// CPUSystem
module CPUSystem(Clock, Reset, T, Mem_Address, Mem_WData, Mem_RData, Mem_Read, Mem_Write);
    input wire Clock;
    input wire Reset;
    output wire [7:0] T;
    output wire [15:0] Mem_Address;
    output wire [7:0] Mem_WData;
    input wire [7:0] Mem_RData;
    output wire Mem_Read;
    output wire Mem_Write;
    reg [2:0] RF_OutASel, RF_OutBSel, RF_FunSel;
    reg [3:0] RF_RegSel, RF_ScrSel;
    reg [4:0] ALU_FunSel;
    reg ALU_WF;
    reg [1:0] ARF_OutCSel, ARF_OutDSel;
    reg [2:0] ARF_FunSel, ARF_RegSel;
    reg IR_LH, IR_Write;
    reg Mem_WR, Mem_CS;
    reg [1:0] MuxASel, MuxBSel;
    reg MuxCSel;
    reg [5:0] D;
    reg [1:0] RSEL;
    reg S;
    reg [2:0] DSTREG, SREG1, SREG2;
    reg [7:0] _T;
    reg [7:0] T_n;
    reg [2:0] q_RF_OutASel, q_RF_OutBSel, q_RF_FunSel;
    reg [3:0] q_RF_RegSel, q_RF_ScrSel;
    reg [4:0] q_ALU_FunSel;
    reg q_ALU_WF;
    reg [1:0] q_ARF_OutCSel, q_ARF_OutDSel;
    reg [2:0] q_ARF_FunSel, q_ARF_RegSel;
    reg q_IR_LH, q_IR_Write;
    reg q_Mem_WR, q_Mem_CS;
    reg [1:0] q_MuxASel, q_MuxBSel;
    reg q_MuxCSel;
  ...
Size: about 240 flip-flops, about 44 I/O pins.
export LEC_CHECK = 0
export CAP_MARGIN = 40
export CELL_PAD_IN_SITES_DETAIL_PLACEMENT = 2
export CELL_PAD_IN_SITES_GLOBAL_PLACEMENT = 1
export CORE_MARGIN = 7
export CORE_UTILIZATION = 40
export CTS_CLUSTER_DIAMETER = 280
export GPL_ROUTABILITY_DRIVEN = 0
export GPL_TIMING_DRIVEN = 1
export MAX_ROUTING_LAYER = met4
export SLEW_MARGIN = 0
create_clock -name core_clock -period 8.81 [get_ports {Clock}]
run.sh (not shown) runs the stock make flow with config.mk's settings and CLKGATE_MAP_FILE=.
Then changed:
Settings changed: CAP_MARGIN 40 to 20, CELL_PAD_IN_SITES_DETAIL_PLACEMENT 2 to not set, CELL_PAD_IN_SITES_GLOBAL_PLACEMENT 1 to not set, CORE_MARGIN 7 to 2, CORE_UTILIZATION 40 to 37, CTS_CLUSTER_DIAMETER 280 to not set, GPL_ROUTABILITY_DRIVEN 0 to not set, GPL_TIMING_DRIVEN 1 to not set, MAX_ROUTING_LAYER met4 to not set, SLEW_MARGIN 0 to 20.
Clock period 8.81 ns to 9.2 ns, I/O delays scaled along.
Outcome:
- hold slack degrades by 0.0043 ns
- synthesized cell count is unchanged
- global-route usage came out lower by 7.2 points
Then changed:
Settings changed: CORE_UTILIZATION 37 to 66, SETUP_SLACK_MARGIN set to 2.61.
Clock period 9.2 ns to 9.71 ns, I/O delays scaled along.
=> Worst hold slack is about the same; cell count goes down by 8.2%; utilization climbs by 32 points; setup slack gains 1.5 ns; routed wire length came out lower by 1.5%; global-route usage is higher by 20 points; cell area rose by 1.6%; total power is lower by 4.4%; first-iteration DRC count increases by 40%; clock power went down by about 10%.
Then changed:
Settings changed: ABC_AREA set to 1, CORE_UTILIZATION 66 to 72, PLACE_DENSITY_LB_ADDON set to 0.19, SETUP_SLACK_MARGIN 2.61 to not set.
Clock period 9.71 ns to 5.32 ns, I/O delays scaled along.
=>
- The changed run reached the layout checks and failed them: negative setup slack
- worst setup slack got worse by 3.2 ns
- total power rose to 3.2 times its value
- die size fell by 8.5%
- synthesized area fell by 0.34%
- hold slack improved by 0.0035 ns
- count of clock-buffer cells in the layout fell by 10
- cell area rose by 6.6%
- first-iteration DRC count rose by 54%
- wire length rose by 6.8%
- sequential power rose by 110%
- flip-flop count is unchanged

---

CPUSystem again, from the RTL that the note above started with.
clock: 6.17 ns
lec_check: 0
cap_margin: 20
core_margin: 2
core_utilization: 72
slew_margin: 20
The baseline ran to the end with violations: setup timing.
Then changed:
ABC_AREA = 1   (was default)
PLACE_DENSITY_LB_ADDON = 0.19   (was default)
clock period = 5.37 ns   (was 6.17 ns; I/O delays follow)
The changed run completed, yet does not pass: setup timing; clock power went up by roughly a tenth; synthesized area went down slightly; final cell count went up by about a fifth; worst setup slack is better by 0.10 ns; clock-buffer cell count does not change; die size went down slightly; via count went up by a few percent; total power went up by well over a third.
Then changed:
ABC_AREA = default   (was 1)
CORE_UTILIZATION = 40   (was 72)
PLACE_DENSITY_LB_ADDON = default   (was 0.19)
clock period = 12.0 ns   (was 5.37 ns; I/O delays follow)
With this change the flow passed the timing, DRC and antenna checks.
Total power fell by 74%.
Core utilization drops by 39 points.
Synthesized cell count came out lower by 16%.
Hold slack loses 0.0031 ns.
Routed wire length is higher by 2.9%.
Sequential share of layout area increases by 1.1 points.
Final cell count came out lower by 14%.
Combinational power goes down by 82%.
Area after synthesis climbs by 0.34%.
Via count drops by 15%.
Global-route usage falls by 22 points.
Then changed:
ABC_AREA = 1   (was default)
CORE_UTILIZATION = 41   (was 40)
PLACE_DENSITY_LB_ADDON = 0.09   (was default)
Result: Total power is higher by 61%. Combinational power went up by 120%. Clock-buffer cell count came out higher by 2. Sequential power is higher by about 10%.
Then changed:
ABC_AREA = default   (was 1)
CORE_UTILIZATION = 57   (was 41)
PLACE_DENSITY_LB_ADDON = default   (was 0.09)
SETUP_SLACK_MARGIN = 2.67   (was default)
clock period = 9.34 ns   (was 12.0 ns; I/O delays follow)
=> Synthesized cell count shrinks by about 16%; setup slack gets worse by 1.3 ns; register-to-register slack got worse by 2.5 ns.
Then changed:
CORE_UTILIZATION = 66   (was 57)
SETUP_SLACK_MARGIN = 1.14   (was 2.67)
clock period = 7.83 ns   (was 9.34 ns; I/O delays follow)
After rerunning: Final cell count came out lower by 2.0%; routed wire length came out lower by 1.9%; clock power came out higher by 27%; power came out higher by 21%; global-route usage came out higher by 5.6 points; area after synthesis is unchanged; via count came out higher by 2.6%; sequential share of layout area came out higher by 0.29 points; clock skew came out lower by 0.019 ns; non-clock buffer count came out lower by 7; utilization came out higher by 8.5 points.
No activity file was given, so power comes from the tool's default toggle rates.
